red:
==> flow/design.v <==
module cordic_magphase #(
    parameter integer INPUT_WIDTH      = 16,
    parameter integer INT_WIDTH        = 32,
    parameter integer ITERATIONS       = 32,
    parameter integer GAIN_FRAC_BITS   = 28,
    parameter integer OUTPUT_FRAC_BITS = 14
) (
    input  wire                          clk,
    input  wire                          rst_n,
    input  wire                          start,
    input  wire signed [INPUT_WIDTH-1:0] x_in,
    input  wire signed [INPUT_WIDTH-1:0] y_in,
    output reg                           busy,
    output reg                           done,
    output reg  signed [INT_WIDTH-1:0]   magnitude,
    output reg  signed [INT_WIDTH-1:0]   phase
);
    localparam IDLE         = 2'd0;
    localparam ITERATE      = 2'd1;
    localparam POST_PROCESS = 2'd2;
    localparam DONE_STATE   = 2'd3;
    reg [1:0] state, state_next;
    reg signed [INT_WIDTH-1:0] x_reg, y_reg, x_next, y_next;
    reg signed [INT_WIDTH-1:0] z_reg, z_next;
    reg [5:0]                  iter_cnt, iter_cnt_next;
    reg signed [1:0] pi_correction, pi_correction_next;  
    localparam [31:0] PI_CONST32    = 32'h3243F6A8;  
    localparam [31:0] TWOPI_CONST32 = 32'h6487ED51;  
    localparam [31:0] K_INV32       = 32'd162600000;
    localparam signed [INT_WIDTH-1:0] PI_CONST    = {{(INT_WIDTH-32){PI_CONST32[31]}}, PI_CONST32};
    localparam signed [INT_WIDTH-1:0] TWOPI_CONST = {{(INT_WIDTH-32){TWOPI_CONST32[31]}}, TWOPI_CONST32};
    localparam signed [INT_WIDTH-1:0] K_INV       = {{(INT_WIDTH-32){K_INV32[31]}}, K_INV32};
    function signed [31:0] atan_lut;
        input [4:0] idx;
        begin
            case (idx)
                4'd0:  atan_lut = 32'sh0C90FDAA;
                4'd1:  atan_lut = 32'sh076B19C1;
                4'd2:  atan_lut = 32'sh03EB6EBF;
                4'd3:  atan_lut = 32'sh01FD5BA9;
                4'd4:  atan_lut = 32'sh00FFAAE0;
                4'd5:  atan_lut = 32'sh007FF55B;
                4'd6:  atan_lut = 32'sh003FFEA8;
                4'd7:  atan_lut = 32'sh001FFFDA;
                4'd8:  atan_lut = 32'sh000FFFEF;
                4'd9:  atan_lut = 32'sh0007FFFF;
                4'd10: atan_lut = 32'sh0003FFFF;
                4'd11: atan_lut = 32'sh0001FFFF;
                4'd12: atan_lut = 32'sh0000FFFF;
                4'd13: atan_lut = 32'sh00007FFF;
                4'd14: atan_lut = 32'sh00003FFF;
                4'd15: atan_lut = 32'sh00001FFF;  
                5'd16: atan_lut = 32'sh00000FFF;  
                5'd17: atan_lut = 32'sh000007FF;  
                5'd18: atan_lut = 32'sh000003FF;  
                5'd19: atan_lut = 32'sh000001FF;  
                5'd20: atan_lut = 32'sh000000FF;  
                5'd21: atan_lut = 32'sh0000007F;  
                5'd22: atan_lut = 32'sh0000003F;  
                5'd23: atan_lut = 32'sh0000001F;  
                5'd24: atan_lut = 32'sh0000000F;  
                5'd25: atan_lut = 32'sh00000007;  
                5'd26: atan_lut = 32'sh00000003;  
                5'd27: atan_lut = 32'sh00000001;  
                default: atan_lut = 32'sh00000000;  
            endcase
        end
    endfunction
    wire signed [47:0] mag_prod = x_reg * K_INV;  
    wire signed [INT_WIDTH-1:0] mag_corr = mag_prod >>> GAIN_FRAC_BITS;
    reg  signed [INT_WIDTH-1:0] phase_tmp;
    always @(posedge clk or negedge rst_n) begin
        if (!rst_n) begin
            state     <= IDLE;
            busy      <= 1'b0;
            done      <= 1'b0;
            x_reg     <= 0;
            y_reg     <= 0;
            z_reg     <= 0;
            iter_cnt  <= 0;
            magnitude <= 0;
            phase     <= 0;
            pi_correction <= 2'sd0;
        end else begin
            state    <= state_next;
            x_reg    <= x_next;
            y_reg    <= y_next;
            z_reg    <= z_next;
            iter_cnt <= iter_cnt_next;
            pi_correction <= pi_correction_next;
            busy     <= (state_next != IDLE) && (state_next != DONE_STATE);
            done     <= (state_next == DONE_STATE);
            if (state_next == DONE_STATE) begin
                magnitude <= ((mag_corr < 0) ? -mag_corr : mag_corr) << OUTPUT_FRAC_BITS;
                case (pi_correction)
                    -2'sd1: phase_tmp = z_next - PI_CONST;
                    2'sd0:  phase_tmp = z_next;
                    default: phase_tmp = z_next + PI_CONST;
                endcase
                if (phase_tmp > PI_CONST)
                    phase_tmp = phase_tmp - TWOPI_CONST;
                else if (phase_tmp < -PI_CONST)
                    phase_tmp = phase_tmp + TWOPI_CONST;
                phase <= phase_tmp;
            end
        end
    end
    always @* begin
        state_next          = state;
        x_next              = x_reg;
        y_next              = y_reg;
        z_next              = z_reg;
        iter_cnt_next       = iter_cnt;
        pi_correction_next  = pi_correction;
        case (state)
            IDLE, DONE_STATE: begin
                if (start) begin
                    x_next = {{(INT_WIDTH-INPUT_WIDTH){x_in[INPUT_WIDTH-1]}}, x_in};
                    y_next = {{(INT_WIDTH-INPUT_WIDTH){y_in[INPUT_WIDTH-1]}}, y_in};
                    if (x_next < 0) begin
                        x_next = -x_next;
                        y_next = -y_next;
                        pi_correction_next = (y_next >= 0) ? 2'sd1 : -2'sd1;
                    end else begin
                        pi_correction_next = 2'sd0;
                    end
                    z_next        = 0;
                    iter_cnt_next = 0;
                    state_next    = ITERATE;
                end else begin
                    state_next    = IDLE;
                end
            end
            ITERATE: begin
                if (iter_cnt < ITERATIONS) begin
                    if (y_reg >= 0) begin
                        x_next = x_reg + (y_reg >>> iter_cnt);
                        y_next = y_reg - (x_reg >>> iter_cnt);
                        z_next = z_reg + atan_lut(iter_cnt[4:0]);
                    end else begin
                        x_next = x_reg - (y_reg >>> iter_cnt);
                        y_next = y_reg + (x_reg >>> iter_cnt);
                        z_next = z_reg - atan_lut(iter_cnt[4:0]);
                    end
                    iter_cnt_next = iter_cnt + 1'b1;
                    if (iter_cnt == ITERATIONS-1)
                        state_next = POST_PROCESS;
                end else begin
                    state_next = POST_PROCESS;
                end
            end
            POST_PROCESS: begin
                state_next = DONE_STATE;
            end
            default: state_next = IDLE;
        endcase
    end
endmodule
clock: 6.44 ns
lec_check: 0
abc_area: 1
cap_margin: 20
cell_pad_in_sites_detail_placement: 0
cell_pad_in_sites_global_placement: 3
core_aspect_ratio: 0.85
core_margin: 10
core_utilization: 25
cts_cluster_diameter: 170
cts_cluster_size: 88
gpl_timing_driven: 0
slew_margin: 20
tns_end_percent: 40
run.sh (not shown) runs the stock make flow with config.mk's settings and CLKGATE_MAP_FILE=.
Every stage of red finished as expected; the final checks, on the other hand, flagged setup timing, which means the layout fails.
The inputs of blue differ from those of red as listed below.
- swapping 0 for 2 in CELL_PAD_IN_SITES_DETAIL_PLACEMENT
- swapping 40 for 80 in TNS_END_PERCENT
- putting PLACE_DENSITY_LB_ADDON at 0.11 where nothing was set
- putting MIN_ROUTING_LAYER at met2 where nothing was set
- clearing CTS_CLUSTER_SIZE, which used to be 88
- swapping 3 for 1 in CELL_PAD_IN_SITES_GLOBAL_PLACEMENT
- putting MAX_ROUTING_LAYER at met4 where nothing was set
- swapping 170 for 112 in CTS_CLUSTER_DIAMETER
- clearing ABC_AREA, which used to be 1
- clearing GPL_TIMING_DRIVEN, which used to be 0
- putting SETUP_SLACK_MARGIN at 0.49 where nothing was set
- swapping 25 for 19 in CORE_UTILIZATION
Findings:
- Across blue and red, no clean finish was achieved.
- [red] flow finished | final checks: failed | reasons: setup timing
- blue: complete, dirty (setup timing)
- Of blue and red, the higher final design area excluding fillers belongs to blue.
- Sequential share of layout area (blue over red): decrease, 1.1 points
- red ended up with phase[4] as its capturing element of the worst setup path; blue ended up with phase[27].
- On total core area, the higher figure sits with blue, not red.
- red → blue: count of distinct cell types in the synthesized netlist has increased; area growth from synthesis to layout has increased.
### blue -> green
- ABC_AREA now 1, previously not set
- MAX_ROUTING_LAYER now met5, was met4
- CORE_ASPECT_RATIO now 0.73, was 0.85
- CAP_MARGIN now 0, was 20
- CORE_UTILIZATION now 71, was 19
- CELL_PAD_IN_SITES_GLOBAL_PLACEMENT now 0, was 1
--- outcome ---
- Seen in the log of green: DPL-0033 during 3_5_place_dp, after which the run never completed.
- In green, synthesized cell count is higher than in blue.
- Going from blue to green, xor and xnor area share after synthesis went down 2.0 points; die height lost 47%.
